==> inputs of run K <==
==> flow/design.v <==
module izhikevich_neuron #(parameter DT = 16'h0100)  
(
    input wire clk,
    input wire rst,
    input wire [15:0] I,           
    output reg spike               
);
    reg signed [15:0] v, u;
    wire signed [15:0] a = 16'h0051;    
    wire signed [15:0] b = 16'h0200;    
    wire signed [15:0] c = -16'sd16640;  
    wire signed [15:0] d = 16'h0800;    
    wire signed [15:0] v_sq;
    wire signed [15:0] term1, term2, term3, dv_raw, du_raw;
    wire signed [15:0] bv;
    localparam signed [15:0] V_THRESH = 16'd7680;  
    cordic_mult sq_v (.x(v), .y(v), .out(v_sq));
    cordic_mult mul_004 (.x(16'h0148), .y(v_sq), .out(term1));
    cordic_mult mul_5v (.x(16'h0500), .y(v), .out(term2));
    assign term3 = 16'd35840;  
    assign dv_raw = term1 + term2 + term3 - u + I;
    cordic_mult mul_bv (.x(b), .y(v), .out(bv));
    assign du_raw = (bv - u);
    wire signed [15:0] du;
    cordic_mult mul_a (.x(a), .y(du_raw), .out(du));
    wire signed [31:0] dv_dt = dv_raw * $signed(DT);
    wire signed [31:0] du_dt = du * $signed(DT);
    always @(posedge clk or posedge rst) begin
        if (rst) begin
            v <= c;
            u <= 0;
            spike <= 0;
        end else begin
            if (v >= V_THRESH) begin
                v <= c;
                u <= u + d;
                spike <= 1;
            end else begin
                v <= v + dv_dt[23:8];  
                u <= u + du_dt[23:8];
                spike <= 0;
            end
        end
    end
endmodule
module cordic_mult(
    input signed [15:0] x,
    input signed [15:0] y,
    output signed [15:0] out
);
    wire signed [31:0] temp;
    assign temp = x * y;
    assign out = temp[23:8];  
endmodule
==> flow/run.sh <==
#!/bin/bash
# the make line also repeats each setting of config.mk as NAME=value (left out here)
make -C /OpenROAD-flow-scripts/flow DESIGN_CONFIG=/design/flow/config.mk WORK_HOME=/design/flow/orfs CLKGATE_MAP_FILE= finish
==> flow/config.mk <==
export PLATFORM = sky130hd
export DESIGN_NAME = izhikevich_neuron
export DESIGN_NICKNAME = izhikevich_neuron
export VERILOG_FILES = /design/flow/design.v
export SDC_FILE = /design/flow/constraint.sdc
export NUM_CORES = 4
export LEC_CHECK = 0
export ABC_AREA = 1
export CAP_MARGIN = 20
export CORE_MARGIN = 2
export CORE_UTILIZATION = 70
export CTS_CLUSTER_SIZE = 86
export GPL_ROUTABILITY_DRIVEN = 1
export HOLD_SLACK_MARGIN = 0.04
export MAX_ROUTING_LAYER = met4
export PLACE_DENSITY_LB_ADDON = 0.08
export SLEW_MARGIN = 5
export TNS_END_PERCENT = 10
==> flow/constraint.sdc <==
create_clock -name core_clock -period 11.3 [get_ports {clk}]
set_input_delay 2.2600 -clock core_clock [delete_from_list [all_inputs] [get_ports {clk}]]
set_output_delay 2.2600 -clock core_clock [all_outputs]
set_load 0.01 [all_outputs]
==> run M (differences from run K) <==
Settings changed: ABC_AREA 1 to default, CORE_UTILIZATION 70 to 40, CTS_CLUSTER_SIZE 86 to default, GPL_ROUTABILITY_DRIVEN 1 to default, HOLD_SLACK_MARGIN 0.04 to default, MAX_ROUTING_LAYER met4 to default, PLACE_DENSITY from default to 0.6, PLACE_DENSITY_LB_ADDON 0.08 to default, SLEW_MARGIN 5 to 20, TNS_END_PERCENT 10 to default.
==> flow/constraint.sdc (replaced) <==
create_clock -name core_clock -period 11.7 [get_ports {clk}]
set_input_delay 2.3400 -clock core_clock [delete_from_list [all_inputs] [get_ports {clk}]]
set_output_delay 2.3400 -clock core_clock [all_outputs]
set_load 0.01 [all_outputs]
==> run Y (differences from run K) <==
Settings changed: ABC_AREA 1 to default, CORE_UTILIZATION 70 to 64, CTS_CLUSTER_SIZE 86 to default, GPL_ROUTABILITY_DRIVEN 1 to default, HOLD_SLACK_MARGIN 0.04 to default, MAX_ROUTING_LAYER met4 to default, PLACE_DENSITY_LB_ADDON 0.08 to default, SLEW_MARGIN 5 to 20, TNS_END_PERCENT 10 to default.
==> flow/constraint.sdc (replaced) <==
create_clock -name core_clock -period 6.49 [get_ports {clk}]
set_input_delay 1.2980 -clock core_clock [delete_from_list [all_inputs] [get_ports {clk}]]
set_output_delay 1.2980 -clock core_clock [all_outputs]
set_load 0.01 [all_outputs]
==> notes <==
- Run K went through all stages and came out clean. Run Y produced a layout that fails on negative setup slack. Run M finished with timing, DRC and antenna clean.
- Against run K, the clock skew of run M is lower by 0.0015 ns.
- Fmax, highest first: run K, run M, run Y.
- The highest global-route usage belongs to run K, the lowest to run M.
- Against run K, the critical path depth of run M is lower by 3.
==> figures <==
item	run M	run K	run Y
Run status	timing/DRC/antenna clean	timing/DRC/antenna clean	finished with violations
Layout check failures	-	-	negative setup slack
Maximum number of pins on one net before global-route repair	34	31	26
Relative slew slack	0.357	0.632	0.476
Area taken by flip-flops and latches	846 um2	846 um2	845 um2
Die Ht	195 um	154 um	155 um
Place WS	-0.121 ns	0.0533 ns	-4.78 ns
Clock network area share	0.00816	0.00905	0.00860
Worst-skew pair later-pin latency	0.29 ns	0.29 ns	0.30 ns
GR met3 Demand/Resource	0.0166	0.0389	0.0267
Setup violation total in the final timing report	0	0	23
Period Utilization, post-route	0.976	0.968	1.77
Number of buffer and inverter stages on the critical path	9	11	13

* * *

==> inputs of job 5666 <==
// izhikevich_neuron: RTL as listed in full above, without the edits since
Settings: LEC_CHECK=0, CAP_MARGIN=20, CORE_MARGIN=2, CORE_UTILIZATION=72, SETUP_SLACK_MARGIN=-0.52, SLEW_MARGIN=20; clock period 11.4 ns.
run.sh (not shown) runs the stock make flow with config.mk's settings and CLKGATE_MAP_FILE=.
==> inputs of job 7405, as changes to job 5666 <==
- ABC_AREA: not set -> 1
- CTS_CLUSTER_DIAMETER: not set -> 168
- PLACE_DENSITY_LB_ADDON: not set -> 0.08
- SETUP_SLACK_MARGIN: -0.52 -> not set
==> flow/constraint.sdc (replaced) <==
create_clock -name core_clock -period 11.9 [get_ports {clk}]
set_input_delay 2.3800 -clock core_clock [delete_from_list [all_inputs] [get_ports {clk}]]
set_output_delay 2.3800 -clock core_clock [all_outputs]
set_load 0.01 [all_outputs]
==> notes.md <==
yosys + openroad results -> status timing/DRC/antenna clean, fill count 1749, Tot GR Track Use 0.356, Non-clk bufs 37, Comb/total area 0.756, Critical R2R Capture v[14], Worst Hold End u[9], Reg area 865 um2, Mapped Avg Cell Area 7.74 um2, hold slack 556 ps, Fin Clk Skew 5.98 ps, M1 wire length 16300 um, Routed wire per std cell 16.5 um, top cells by area, synth fa_1 32%, ha_1 20%, inv_1 15%, routing usage on met3 0.0371, setup_tns 0 ps
# the run above: job 7405

==> notes.md <==
yosys + openroad results -> dpl ws -311 ps, Failed Checks negative setup slack, Critical R2R Capture v[15], count leader, synth inv_1, CP Capture Type flip-flop, Yosys Warn Count 1, M1 wire length 13500 um, setup ws final -109 ps, Routed wire per std cell roughly 17 um, fill count around 1300, Final Setup Violations 1, Tot GR Track Use 0.335, total grt overflow 0, routing usage on met3 0.0491, status finished with violations, Comb/total area 0.746, setup_tns -109 ps, Fin Clk Skew 9.05 ps
# the run above: job 5666


* * *

==> v6 <==
RTL: the design.v shown in full above, as it stands there.
Settings: LEC_CHECK=0, CAP_MARGIN=20, CORE_MARGIN=2, CORE_UTILIZATION=68, CTS_CLUSTER_DIAMETER=358, PLACE_DENSITY=0.6, SLEW_MARGIN=20; clock period 10.0 ns.
==> inputs of v4, as changes to v6 <==
--- a/flow/config.mk
+++ b/flow/config.mk
@@ -6,8 +6,13 @@
 export NUM_CORES = 4
 export LEC_CHECK = 0
+export ABC_AREA = 1
 export CAP_MARGIN = 20
+export CORE_ASPECT_RATIO = 0.92
 export CORE_MARGIN = 2
-export CORE_UTILIZATION = 68
-export CTS_CLUSTER_DIAMETER = 358
+export CORE_UTILIZATION = 72
+export CTS_CLUSTER_DIAMETER = 320
+export CTS_CLUSTER_SIZE = 10
 export PLACE_DENSITY = 0.6
+export SETUP_SLACK_MARGIN = 3.96
 export SLEW_MARGIN = 20
+export TNS_END_PERCENT = 10
==> flow/constraint.sdc (replaced) <==
create_clock -name core_clock -period 13.4 [get_ports {clk}]
set_input_delay 2.6800 -clock core_clock [delete_from_list [all_inputs] [get_ports {clk}]]
set_output_delay 2.6800 -clock core_clock [all_outputs]
set_load 0.01 [all_outputs]
==> inputs of v26, as changes to v6 <==
--- a/flow/config.mk
+++ b/flow/config.mk
@@ -8,6 +8,8 @@
 export CAP_MARGIN = 20
 export CORE_MARGIN = 2
-export CORE_UTILIZATION = 68
-export CTS_CLUSTER_DIAMETER = 358
-export PLACE_DENSITY = 0.6
+export CORE_UTILIZATION = 72
+export CTS_CLUSTER_DIAMETER = 193
+export CTS_CLUSTER_SIZE = 98
+export PLACE_DENSITY = 0.38
 export SLEW_MARGIN = 20
+export TNS_END_PERCENT = 10
==> flow/constraint.sdc (replaced) <==
create_clock -name core_clock -period 10.2 [get_ports {clk}]
set_input_delay 2.0400 -clock core_clock [delete_from_list [all_inputs] [get_ports {clk}]]
set_output_delay 2.0400 -clock core_clock [all_outputs]
set_load 0.01 [all_outputs]
==> reports/metrics.yaml <==
run_status:
  outcome: "failed layout checks"
  so_faults: "negative setup slack"
detailed_routing:
  drt_iter0_drc: 818
  met3_length_mm: 2.78
cells_and_area:
  nonClockBufferCount: 276
timing:
  setup_viol: 13
  finalWorstSetupSlack_ns: -1.57
synth:
  yosysSeqAreaShare_pct: 5.70
The numbers above come from v6.

==> reports/metrics.yaml <==
run_status:
  outcome: "finished clean"
detailed_routing:
  drt_iter0_drc: 1233
timing:
  setup_viol: 0
synth:
  yosysSeqAreaShare_pct: 5.32
cells_and_area:
  nonClockBufferCount: 119
The numbers above come from v4.

==> reports/metrics.yaml <==
detailed_routing:
  antenna-diode-count: 1
  drt_iter0_drc: 533
synth:
  yosysSeqAreaShare_pct: 5.70
  yosysWarnings: 1
timing:
  finalWorstSetupSlack_ns: -1.20
  setup_viol: 8
run_status:
  so_faults: "negative setup slack"
  outcome: "failed layout checks"
cells_and_area:
  clk_share_pct: 0.838
  nonClockBufferCount: 246
  final-instance-count-excl-fill: 2137
critical_path:
  crit_path_end_kind: "flop"
The numbers above come from v26.

